==> run F <==
// MOTOR_TOP
module MOTOR_TOP#(   
    parameter C_AXI_ID_WIDTH       = 4,         
    parameter C_AXI_ADDR_WIDTH     = 16,        
    parameter C_AXI_DATA_WIDTH     = 64,        
    parameter C_AXI_NBURST_SUPPORT = 1'b0,      
    parameter C_AXI_BURST_TYPE     = 2'b00,     
    parameter WATCH_DOG_WIDTH      = 12,         
    parameter C_ADDR_SUMOFFSET     =   32'h0000_1000,
    parameter C_ADDR_MOTOR2ETH     =   32'h0000_0000,       
    parameter C_ADDR_ETH2MOTOR     =   32'hE000_0000    
)(    
    input                               sys_clk,
    input                               sys_rst,
   	output                            	saxi_wready,  
   	input [C_AXI_ID_WIDTH-1:0]        	saxi_wid,     
   	input [C_AXI_ADDR_WIDTH-1:0]      	saxi_waddr,   
   	input [7:0]                       	saxi_wlen,    
   	input [2:0]                       	saxi_wsize,   
   	input [1:0]                       	saxi_wburst,  
   	input [1:0]                       	saxi_wlock,   
   	input [3:0]                       	saxi_wcache,  
   	input [2:0]                       	saxi_wprot,   
   	input                             	saxi_wvalid,  
   	output                            	saxi_wd_wready,   
   	input [C_AXI_DATA_WIDTH-1:0]      	saxi_wd_wdata,     
   	input [C_AXI_DATA_WIDTH/8-1:0]    	saxi_wd_wstrb,     
   	input                             	saxi_wd_wlast,     
   	input                             	saxi_wd_wvalid,    
   	output  [C_AXI_ID_WIDTH-1:0]      	saxi_wb_bid,      
   	output  [1:0]                     	saxi_wb_bresp,    
   	output                            	saxi_wb_bvalid,   
   	input                             	saxi_wb_bready,   
   	output                            	saxi_rready,      
   	input [C_AXI_ID_WIDTH-1:0]        	saxi_rid,         
   	input [C_AXI_ADDR_WIDTH-1:0]      	saxi_raddr,       
   	input [7:0]                       	saxi_rlen,        
   	input [2:0]                       	saxi_rsize,       
   	input [1:0]                       	saxi_rburst,      
   	input [1:0]                       	saxi_rlock,       
   	input [3:0]                       	saxi_rcache,      
   	input [2:0]                       	saxi_rprot,       
   	input                             	saxi_rvalid,      
  ...
Settings: LEC_CHECK=0, CAP_MARGIN=5, CORE_ASPECT_RATIO=1.45, CORE_MARGIN=2, CORE_UTILIZATION=72, CTS_CLUSTER_DIAMETER=338, CTS_CLUSTER_SIZE=16, GPL_ROUTABILITY_DRIVEN=1, HOLD_SLACK_MARGIN=-0.1, MIN_ROUTING_LAYER=met1, PLACE_DENSITY_LB_ADDON=0.0, SETUP_SLACK_MARGIN=1.32, SLEW_MARGIN=20; clock period 5.0 ns.
run.sh (not shown) runs the stock make flow with config.mk's settings and CLKGATE_MAP_FILE=.
==> inputs of run M, as changes to run F <==
ABC_AREA = 0   (was not set)
CAP_MARGIN = 20   (was 5)
CORE_ASPECT_RATIO = not set   (was 1.45)
CTS_CLUSTER_DIAMETER = not set   (was 338)
CTS_CLUSTER_SIZE = 99   (was 16)
GPL_ROUTABILITY_DRIVEN = not set   (was 1)
HOLD_SLACK_MARGIN = not set   (was -0.1)
MIN_ROUTING_LAYER = not set   (was met1)
PLACE_DENSITY_LB_ADDON = not set   (was 0.0)
SETUP_SLACK_MARGIN = not set   (was 1.32)
==> flow/constraint.sdc (replaced) <==
create_clock -name core_clock -period 11.5 [get_ports {sys_clk}]
set_input_delay 2.3000 -clock core_clock [delete_from_list [all_inputs] [get_ports {sys_clk}]]
set_output_delay 2.3000 -clock core_clock [all_outputs]
set_load 0.01 [all_outputs]
==> inputs of run P, as changes to run F <==
ABC_AREA = 1   (was not set)
CAP_MARGIN = 20   (was 5)
CORE_UTILIZATION = 70   (was 72)
CTS_CLUSTER_DIAMETER = 42   (was 338)
HOLD_SLACK_MARGIN = not set   (was -0.1)
PLACE_DENSITY_LB_ADDON = 0.27   (was 0.0)
SETUP_SLACK_MARGIN = 0.65   (was 1.32)
==> flow/constraint.sdc (replaced) <==
create_clock -name core_clock -period 4.82 [get_ports {sys_clk}]
set_input_delay 0.9640 -clock core_clock [delete_from_list [all_inputs] [get_ports {sys_clk}]]
set_output_delay 0.9640 -clock core_clock [all_outputs]
set_load 0.01 [all_outputs]
==> inputs of run G, as changes to run F <==
CAP_MARGIN = 20   (was 5)
CORE_ASPECT_RATIO = not set   (was 1.45)
CORE_UTILIZATION = 40   (was 72)
CTS_CLUSTER_DIAMETER = not set   (was 338)
CTS_CLUSTER_SIZE = not set   (was 16)
GPL_ROUTABILITY_DRIVEN = not set   (was 1)
HOLD_SLACK_MARGIN = not set   (was -0.1)
MIN_ROUTING_LAYER = not set   (was met1)
PLACE_DENSITY_LB_ADDON = not set   (was 0.0)
SETUP_SLACK_MARGIN = -0.02   (was 1.32)
==> flow/constraint.sdc (replaced) <==
create_clock -name core_clock -period 8.67 [get_ports {sys_clk}]
set_input_delay 1.7340 -clock core_clock [delete_from_list [all_inputs] [get_ports {sys_clk}]]
set_output_delay 1.7340 -clock core_clock [all_outputs]
set_load 0.01 [all_outputs]
==> results_slide.txt <==
Flow Results at a Glance

Logic synthesis
  – Sequential-to-total area share from yosys stat: 0.379
  – Xor/xnor share: 0.0492
  – Simple Share, Synth: 0.205
  – Top-count cell post-synth: dfxtp_1
  – Yosys aoi share: 0.127

Global route
  – Vias in the first global route: 13800
  – GR Util met2: 0.324

Clocking
  – # Post-CTS Setup Buffers: 0

Floorplan
  – Core area: 45300 sq um

Layout
  – CLK BUF: 49
  – Non-CTS inverters: 88
  – Combinational share of cell area: 0.471

Setup path
  – Worst path bufs/invs: 1

Placed design
  – Placed cell area: 19600 sq um

Timing
  – Clk_skew: 0.0413 ns

Status
  – Status: finished clean
-- figures above: run G

==> results_slide.txt <==
Flow Results at a Glance

Routing
  – DRC errors left: 0

Layout
  – Non-CTS inverters: 88
  – Combinational share of cell area: 0.495

Clocking
  – # Post-CTS Setup Buffers: 25

Timing
  – Setup_tns: 0 ns
  – Clk_skew: 0.0419 ns

Setup path
  – Worst path bufs/invs: 1

Logic synthesis
  – Xor/xnor share: 0.0492
  – Yosys aoi share: 0.127
  – Simple Share, Synth: 0.205

Global route
  – GR Util met2: 0.636
  – Vias in the first global route: 14900

Placed design
  – Placed cell area: 19500 sq um

Status
  – Status: finished clean
-- figures above: run F

==> results_slide.txt <==
Flow Results at a Glance

Logic synthesis
  – Xor/xnor share: 0.0492
  – Yosys aoi share: 0.127
  – Simple Share, Synth: 0.205
  – Top-count cell post-synth: dfxtp_1

Setup path
  – Worst path bufs/invs: 1

Clocking
  – # Post-CTS Setup Buffers: 0

Layout
  – Combinational share of cell area: 0.482
  – CLK BUF: 50
  – Non-CTS inverters: 88

Global route
  – GR Util met2: 0.569

Status
  – Status: finished clean

Floorplan
  – Core area: 25100 sq um

Placed design
  – Placed cell area: 19200 sq um
-- figures above: run M

==> results_slide.txt <==
Flow Results at a Glance

Status
  – Status: finished clean

Timing
  – Clk_skew: 0.0598 ns

Logic synthesis
  – Top-count cell post-synth: nand2_1
  – Simple Share, Synth: 0.254
  – Sequential-to-total area share from yosys stat: 0.354
  – Yosys aoi share: 0.126

Global route
  – Vias in the first global route: 17600

Layout
  – Non-CTS inverters: 316

Setup path
  – Worst path bufs/invs: 2

Clocking
  – # Post-CTS Setup Buffers: 3
-- figures above: run P

